==> flow/design.v <==
module pwmblink(
    input  logic clk,
    input  logic rst,
    output logic RGB_R,
    output logic RGB_B,
    output logic RGB_G
);
    parameter CLKMAX = 12000000;  
    logic [31:0] counter;
    logic [8:0] x;  
    logic [7:0] sharktooth;  
    logic [7:0] red;
    logic [7:0] green;
    logic [7:0] blue;
    always_ff @(posedge clk) begin
        if (rst) begin
            counter <= 0;
            x <= 0;
            sharktooth <= 0;
        end else begin
        if (counter >= CLKMAX/360) begin
            counter <= 0;
            if (x >= 359) begin
                x <= 0;
            end
            else begin
                x <= x + 1;
            end
            end
        else begin
            counter <= counter + 1;
        end
        sharktooth <= sharktooth + 1;
        end
    end
    always_comb begin
        if(x < 60) begin
            green = 255*x/60;
            blue = 0;
            red  = 255;
        end else if (x < 120) begin
            green = 255;
            blue = 0;
            red  = 255 - 255*(x-60)/60;
        end else if (x < 180) begin
            green = 255;
            blue = 255*(x-120)/60;
            red  = 0;
        end else if (x < 240) begin
            green = 255 - 255*(x-180)/60;
            blue = 255;
            red  = 0;
        end else if (x < 300) begin
            green = 0;
            blue = 255;
            red  = 255*(x-240)/60;
        end else begin
            green = 0;
            blue = 255 - 255*(x-300)/60;
            red  = 255;
        end
    end
    assign {RGB_R, RGB_G, RGB_B} = {sharktooth < red, sharktooth < green, sharktooth < blue};
endmodule
Settings: LEC_CHECK=0, ABC_AREA=0, CAP_MARGIN=5, CELL_PAD_IN_SITES_GLOBAL_PLACEMENT=2, CORE_MARGIN=7, CORE_UTILIZATION=19, CTS_CLUSTER_DIAMETER=198, CTS_CLUSTER_SIZE=98, PLACE_DENSITY_LB_ADDON=0.06, SETUP_SLACK_MARGIN=-1.91, SLEW_MARGIN=20, TNS_END_PERCENT=20; clock period 40.0 ns.
run.sh (not shown) runs the stock make flow with config.mk's settings and CLKGATE_MAP_FILE=.
==> next run, changes <==
- ABC_AREA: 0 -> not set
- CAP_MARGIN: 5 -> 20
- CELL_PAD_IN_SITES_GLOBAL_PLACEMENT: 2 -> not set
- CORE_MARGIN: 7 -> 2
- CORE_UTILIZATION: 19 -> 40
- CTS_CLUSTER_DIAMETER: 198 -> not set
- CTS_CLUSTER_SIZE: 98 -> not set
- PLACE_DENSITY_LB_ADDON: 0.06 -> not set
- SETUP_SLACK_MARGIN: -1.91 -> not set
- TNS_END_PERCENT: 20 -> not set
Synthesized cell count is unchanged.
Cell count came out lower by 19%.
Design area is lower by 4.5%.
Core utilization came out higher by 22 points.
Worst hold slack stays flat.
Maximum frequency increases by 1.9%.
Non-clock buffer count falls by 9.
Total power drops by 6.0%.
Setup slack improves by 0.46 ns.
Count of clock-buffer cells in the layout falls by 1.
==> next run, changes <==
- clock period: 40.0 -> 24.2 ns (I/O delays scaled with it)
The changed run produced a clean layout.
Final cell count stays flat.
Wire length grows slightly.
Power grows by well over a third.
Synthesized cell count stays the same.
Register-to-register slack loses 16 ns.
==> next run, changes <==
- CAP_MARGIN: 20 -> 5
- CORE_UTILIZATION: 40 -> 67
- CTS_CLUSTER_DIAMETER: not set -> 351
- clock period: 24.2 -> 15.1 ns (I/O delays scaled with it)
The new run finished but fails on negative setup slack.
Design area is higher by 23%.
Sequential cell count does not change.
Clock power is higher by 120%.
Hold slack improves by 0.095 ns.
Routed wire length is higher by 29%.
Register-to-register slack degrades by 9.5 ns.
Area after synthesis does not change.
Clock-buffer cell count is lower by 1.
Die size is lower by 40%.
Critical path depth is higher by 4.
Power is higher by 140%.
==> next run, changes <==
- CORE_UTILIZATION: 67 -> 68
- CTS_CLUSTER_DIAMETER: 351 -> 43
- MAX_ROUTING_LAYER: not set -> met4
- clock period: 15.1 -> 13.8 ns (I/O delays scaled with it)
Outcome:
- With this change the flow ended with an error in global routing (5_1_grt)
- die size falls by 1.4%
- synthesized area does not change
- synthesized cell count is unchanged

========
// pwmblink: RTL as listed in full above, without the edits since
make LEC_CHECK=0 CAP_MARGIN=20 CORE_MARGIN=2 CORE_UTILIZATION=70 CTS_CLUSTER_DIAMETER=324 CTS_CLUSTER_SIZE=32 HOLD_SLACK_MARGIN=0.29 MAX_ROUTING_LAYER=met4 SETUP_SLACK_MARGIN=4.54 SLEW_MARGIN=20 finish   # period 31.8 ns
The starting point passed the timing, DRC and antenna checks.
Change:
CORE_UTILIZATION = 72   (was 70)
CTS_CLUSTER_DIAMETER = not set   (was 324)
CTS_CLUSTER_SIZE = not set   (was 32)
HOLD_SLACK_MARGIN = not set   (was 0.29)
MAX_ROUTING_LAYER = not set   (was met4)
SETUP_SLACK_MARGIN = not set   (was 4.54)
clock period = 13.8 ns   (was 31.8 ns; I/O delays follow)
Outcome: With this change the flow failed in clock tree synthesis (4_1_cts) with DPL-0033. Die size fell by a few percent. Synthesized area does not change. Synthesized cell count does not change.

========
RTL: the design.v shown in full above, as it stands there.
Settings: LEC_CHECK=0, CAP_MARGIN=5, CORE_MARGIN=2, CORE_UTILIZATION=67, CTS_CLUSTER_DIAMETER=351, CTS_CLUSTER_SIZE=70, SETUP_SLACK_MARGIN=-0.54, SLEW_MARGIN=20; clock period 15.1 ns.
The baseline produced a layout that fails on negative setup slack.
==> next run, changes <==
Settings changed: CORE_UTILIZATION 67 to 68, CTS_CLUSTER_DIAMETER 351 to 341, CTS_CLUSTER_SIZE 70 to not set, SETUP_SLACK_MARGIN -0.54 to not set.
Clock period 15.1 ns to 13.8 ns, I/O delays scaled along.
What happened: Now the flow ended with an error in global routing (5_1_grt); synthesized cell count does not change; die area came out lower by about 1.4%; area after synthesis is unchanged.

========
Setup of job 8628:
Starts from the design.v that is shown in full above.
clock: 13.5 ns
lec_check: 0
abc_area: 1
cap_margin: 20
core_margin: 2
core_utilization: 68
cts_cluster_size: 97
place_density: 0.38
slew_margin: 20
Job 8628 completed end to end; final checks failed (negative setup slack).
Input changes introduced in job 5987 (baseline for comparison: job 8628):
- a deleted CTS_CLUSTER_SIZE that had been 97
- a change of CORE_UTILIZATION from 68 to 64
- a deleted PLACE_DENSITY that had been 0.38
- a change of the clock period (ns, I/O delays scaled along) from 13.5 to 34.8
[summary]
Summary of job 8628 and job 5987: one run falls short of a clean finish, namely job 8628.
Job 5987: number of cells after detailed placement about 5% below job 8628
The run showing the greater area taken by flip-flops and latches is job 8628.
Against job 8628, job 5987 comes in 235 lower on non-clock buffer instance count of the final layout.
Input-level comparison between job 2554 and job 5987:
- setting CTS_CLUSTER_SIZE to 10 for the first time
- setting PLACE_DENSITY to 0.42 for the first time
- changing CORE_UTILIZATION from 64 to 72
Notes after the runs:
- From job 2554 to job 5987, overflow left after global routing did not move at all.
- Every stage of the flow completed for job 2554, and the final layout passed the timing, DRC and antenna checks.
- Synthesized instance count: job 2554 vs job 5987 identical
- Job 5987 -> job 2554: vias per cell increased by a few percent
- Job 5987 → job 2554: final critical path time including I/O delays and setup fell 0.075 ns, clock tree cell share of total cell area has remained practically unchanged, clock latency at the later pin of the worst-skew pair about even.
Relative to job 2554, the following input files were edited for job 9234:
- CORE_UTILIZATION: 72 -> 68
- ABC_AREA: 1 -> unset
- CTS_CLUSTER_SIZE: 10 -> unset
- PLACE_DENSITY: 0.42 -> unset
- the clock period (ns, I/O delays scaled along): 34.8 -> 24.2
Results
Yosys synthesis chip area: job 9234 vs job 2554, no meaningful difference. Of the two values seen for capturing element of the worst setup path, RGB_R was produced by job 9234 and RGB_G by job 2554. Per the comparison of job 9234 with job 2554, total of fill cells in the finished design saw an increase; worst setup slack saw a decrease; layout-stage area growth over the synthesis result saw an increase; power saw an increase.

========
build 94:
// pwmblink: RTL as listed in full above, without the edits since
clock: 25.9 ns
lec_check: 0
abc_area: 1
cap_margin: 20
core_aspect_ratio: 0.64
core_margin: 2
core_utilization: 40
cts_cluster_diameter: 29
cts_cluster_size: 81
hold_slack_margin: 0.28
max_routing_layer: met4
min_routing_layer: met2
place_density: 0.58
slew_margin: 25
Build 94: flow completed, timing, DRC and antenna clean
Modified inputs, build 89 compared to build 94
- removing MAX_ROUTING_LAYER (formerly met4)
- removing HOLD_SLACK_MARGIN (formerly 0.28)
- removing PLACE_DENSITY (formerly 0.58)
- changing SLEW_MARGIN from 25 to 20
- changing CORE_UTILIZATION from 40 to 58
- removing CTS_CLUSTER_DIAMETER (formerly 29)
- setting SETUP_SLACK_MARGIN to 4.54 for the first time
- removing CORE_ASPECT_RATIO (formerly 0.64)
- removing CTS_CLUSTER_SIZE (formerly 81)
- removing ABC_AREA (formerly 1)
- removing MIN_ROUTING_LAYER (formerly met2)
- changing the clock period (ns, I/O delays scaled along) from 25.9 to 31.8
Results
- Sequential power share in build 89 vs build 94: up 0.6 points
- Against build 94, build 89 comes in 9 higher on non-clock buffer count.
- Build 89 against build 94: worst hold slack increased 5.0 ps; peak supply drop higher; slack of the worst reg-to-reg path up 6760 ps.
- Build 89 went all the way through the flow, and no timing, DRC or antenna check failed.
- Diff build 94 and build 89: global-route track usage on met2 higher in build 89
--- input diff build 89..build 80 ---
- a deleted SETUP_SLACK_MARGIN that had been 4.54
- a change of CORE_UTILIZATION from 58 to 68
- a change of the clock period (ns, I/O delays scaled along) from 31.8 to 16.2
Findings:
- Build 80 -> build 89: cell depth of the worst min-delay path delta 0, exact match
- Build 80 vs build 89: non-clock buffer count up by more than 100%
- | core utilization | build 80 vs build 89 | 18 points higher |
- When build 80 is set beside build 89, its die width turns out to be 7.5% smaller.
- Across both runs, number of buffers and inverters on the critical path was higher for build 80 than for build 89.
- Relative to build 89, sequential share of cell area has decreased by 0.41 points in build 80.
- Against build 89, sum of routed wire length over all layers in build 80 rose by a little under 10%.
- Compared with build 89, build 80 shows worst setup slack lower by 8980 ps.
- The clock skew of build 80 and that of build 89 are within noise of each other.
- Diff build 89 -> build 80 | clock power | increase of about 100%
- Build 80 vs build 89, sequential power went up by 95%.
Modified inputs, build 8 compared to build 80
- CORE_UTILIZATION changed from 68 to 66
- the clock period (ns, I/O delays scaled along) changed from 16.2 to 28.9
Results
Build 80 → build 8: fraction of the cycle the final worst path needs decreased by 22 points relative to the old numbers, combinational fraction of the cell area grew by 4.4 points, required time of the worst setup path went up by 10,160 ps, layout net count fell 171.
Detailed-route DRC error count came out exactly the same in build 8 and build 80.
Origin of the worst setup path = x[4]$_SDFFE_PP0P_: build 8; origin of the worst setup path = x[5]$_SDFFE_PP0P_: build 80
Compared to build 80, the routing of build 8 uses less wire.
Taking build 80 as the reference, in build 8 via count decreased 1,239, die span in x went up, maximum single-stage delay on the critical path rose 250 ps, biggest fanout along the worst timing path moved up, flop share of the area now sits higher.
What build 87 does differently from build 8 at the input level:
- an added CTS_CLUSTER_DIAMETER of 324
- an added MAX_ROUTING_LAYER of met4
- an added SETUP_SLACK_MARGIN of 4.54
- a change of the clock period (ns, I/O delays scaled along) from 28.9 to 31.8
### Flow results
Across build 87 and build 8, the outcome is the same: a clean finish for every run. Diff build 8 -> build 87: net total in the final layout was more or less identical; number of buffers outside the clock class in the layout went down by 2; setup slack increased 2290 ps. Of build 87 and build 8, the lower clock share of power belongs to build 87. The count of clock-buffer cells in the layout number comes out lower for build 87 vs build 8. Global-route usage, build 87 and build 8: smaller value in build 8. In the flow results for build 87 and build 8, the combinational group share of total power is smaller on build 8. Between build 8 and build 87, the number of cells traversed by the worst hold path figures differ only marginally. Build 8 has lower worst setup slack after placement than build 87.
Power is estimated from default activity; no workload was simulated.
